## TL_UART
module TL_UART #(
    parameter [15:0] C_DEFAULT_BAUD_RATE = 16'd868,
    parameter C_DEFAULT_TX_ON = 1,
    parameter C_DEFAULT_RX_ON = 1,
    parameter C_TILELINK_ID_WIDTH = 1
) (
    input  wire                           uart_clock_i,
    input  wire                           uart_reset_i,
    input  wire [                    2:0] uart_a_opcode,
    input  wire [                    2:0] uart_a_param,
    input  wire [                    2:0] uart_a_size,
    input  wire [C_TILELINK_ID_WIDTH-1:0] uart_a_source,
    input  wire [                   11:0] uart_a_address,
    input  wire [                    3:0] uart_a_mask,
    input  wire [                   31:0] uart_a_data,
    input  wire                           uart_a_corrupt,
    input  wire                           uart_a_valid,
    output wire                           uart_a_ready,
    output wire [                    2:0] uart_d_opcode,
    output wire [                    1:0] uart_d_param,
    output wire [                    2:0] uart_d_size,
    output wire [C_TILELINK_ID_WIDTH-1:0] uart_d_source,
    output wire                           uart_d_denied,
    output wire [                   31:0] uart_d_data,
    output wire                           uart_d_corrupt,
    output wire                           uart_d_valid,
    input  wire                           uart_d_ready,
    input  wire                           UART_RX,
    output wire                           UART_TX,
    output wire                           UART_RX_IRQ,
    output wire                           UART_TX_IRQ
);
Size in the first run: about 110 I/O pins, ~0.030 mm2 of cells after synthesis.
==> flow/config.mk <==
export PLATFORM = sky130hd
export DESIGN_NAME = TL_UART
export DESIGN_NICKNAME = TL_UART
export VERILOG_FILES = /design/flow/design.v
export SDC_FILE = /design/flow/constraint.sdc
export NUM_CORES = 4
export LEC_CHECK = 0
export ABC_AREA = 1
export CAP_MARGIN = 20
export CORE_ASPECT_RATIO = 0.69
export CORE_MARGIN = 2
export CORE_UTILIZATION = 72
export CTS_CLUSTER_DIAMETER = 394
export PLACE_DENSITY = 0.6
export SETUP_SLACK_MARGIN = 0.22
export SLEW_MARGIN = 20
==> flow/constraint.sdc <==
create_clock -name core_clock -period 2.63 [get_ports {uart_clock_i}]
set_input_delay 0.5260 -clock core_clock [delete_from_list [all_inputs] [get_ports {uart_clock_i}]]
set_output_delay 0.5260 -clock core_clock [all_outputs]
set_load 0.01 [all_outputs]
run.sh (not shown) runs the stock make flow with config.mk's settings and CLKGATE_MAP_FILE=.
The baseline completed with no timing, DRC or antenna violations.
Change:
Settings changed: ABC_AREA 1 to not set, CORE_ASPECT_RATIO 0.69 to not set, CORE_UTILIZATION 72 to 70, CTS_CLUSTER_DIAMETER 394 to not set, PLACE_DENSITY 0.6 to not set, SETUP_SLACK_MARGIN 0.22 to 0.08.
After rerunning: Clock power came out lower by 5.4%; routed wire length came out lower by 12%; combinational power came out lower by 18%; setup slack hardly moves; cell count came out lower by 27%; critical path depth came out lower by 9; via count came out lower by 24%; sequential power barely changes; hold slack loses 180 ps; core utilization came out lower by 0.42 points; total power came out lower by 3.4%.
Change:
Settings changed: CAP_MARGIN 20 to 0, CORE_UTILIZATION 70 to 72, PLACE_DENSITY set to 0.6, SETUP_SLACK_MARGIN 0.08 to not set.
After rerunning: The changed run produced a layout that fails on setup timing; wire length rose by 8.7%; worst setup slack gets worse by 220 ps; non-clock buffer count increases by 11; utilization grows by 2.5 points; global-route usage climbs by 4.1 points; cell count went up by 0.37%; via count rises by 4.1%; hold slack gets better by 100 ps; cell area hardly moves.
Change:
Settings changed: ABC_AREA set to 1, CAP_MARGIN 0 to 20, CORE_ASPECT_RATIO set to 0.69, CTS_CLUSTER_DIAMETER set to 394, CTS_CLUSTER_SIZE set to 10, PLACE_DENSITY 0.6 to not set, PLACE_DENSITY_LB_ADDON set to 0.11, SETUP_SLACK_MARGIN set to 0.22.
With this change the flow finished with timing, DRC and antenna clean.
Clock skew shrinks by 11 ps.
Worst setup slack gets better by 180 ps.
Combinational power grows by 19%.
Flip-flop count does not change.
Total power grows by 0.96%.
Maximum frequency grows by 6.9%.

---

## wip/amber
TL_UART again, from the RTL that the note above started with.
==> flow/design.v (excerpt) <==
module TL_UART #(
    parameter [15:0] C_DEFAULT_BAUD_RATE = 16'd868,
    parameter C_DEFAULT_TX_ON = 1,
    parameter C_DEFAULT_RX_ON = 1,
    parameter C_TILELINK_ID_WIDTH = 1
) (
    input  wire                           uart_clock_i,
    input  wire                           uart_reset_i,
    input  wire [                    2:0] uart_a_opcode,
    input  wire [                    2:0] uart_a_param,
    input  wire [                    2:0] uart_a_size,
    input  wire [C_TILELINK_ID_WIDTH-1:0] uart_a_source,
    input  wire [                   11:0] uart_a_address,
    input  wire [                    3:0] uart_a_mask,
    input  wire [                   31:0] uart_a_data,
    input  wire                           uart_a_corrupt,
    input  wire                           uart_a_valid,
    output wire                           uart_a_ready,
    output wire [                    2:0] uart_d_opcode,
    output wire [                    1:0] uart_d_param,
    output wire [                    2:0] uart_d_size,
    output wire [C_TILELINK_ID_WIDTH-1:0] uart_d_source,
    output wire                           uart_d_denied,
    output wire [                   31:0] uart_d_data,
    output wire                           uart_d_corrupt,
    output wire                           uart_d_valid,
    input  wire                           uart_d_ready,
    input  wire                           UART_RX,
    output wire                           UART_TX,
    output wire                           UART_RX_IRQ,
    output wire                           UART_TX_IRQ
);
clock: 7.54 ns
lec_check: 0
cap_margin: 20
core_margin: 2
core_utilization: 71
cts_cluster_diameter: 240
place_density_lb_addon: 0.02
slew_margin: 20
tns_end_percent: 5
Changes in wip/sierra relative to wip/amber:
- a change of CORE_UTILIZATION from 71 to 65
- a deleted TNS_END_PERCENT that had been 5
- a deleted CTS_CLUSTER_DIAMETER that had been 240
- an added ABC_AREA of 1
- an added PLACE_DENSITY of 0.6
- a deleted PLACE_DENSITY_LB_ADDON that had been 0.02
- a change of the clock period (ns, I/O delays scaled along) from 7.54 to 5.79
### Flow results
Each of the runs, namely wip/amber and wip/sierra, reached the end of the flow and came out clean. wip/sierra ends up with a worst-case setup slack after placement that is 1.13 ns lower than in wip/amber. wip/sierra gives more number of vias after detailed routing than wip/amber did. Summary: with wip/amber as the reference, cell count after synthesis in wip/sierra moved up by more than half. When wip/sierra is measured against wip/amber, its cell count listed in synth_stat.txt turns out 1073 higher.
> inputs changed (wip/sierra -> wip/cedar)
- removing ABC_AREA (formerly 1)
- changing CORE_UTILIZATION from 65 to 40
- changing the clock period (ns, I/O delays scaled along) from 5.79 to 5.22
Results
- From wip/sierra to wip/cedar the numbers moved as follows: global routing usage on met1 now sits lower, final core area utilization fell 26 points, final worst-path setup slack decreased by 0.67 ns relative to the old numbers, count of final hold-check violations barely changed.
- Compared with wip/sierra, in wip/cedar global-route wire length before repair now smaller; register share of the cell area now sits higher.
- The number of combinational gates with multiple inputs in wip/cedar sits 45% below the value recorded for wip/sierra.
Power and IR drop assume default switching activity.
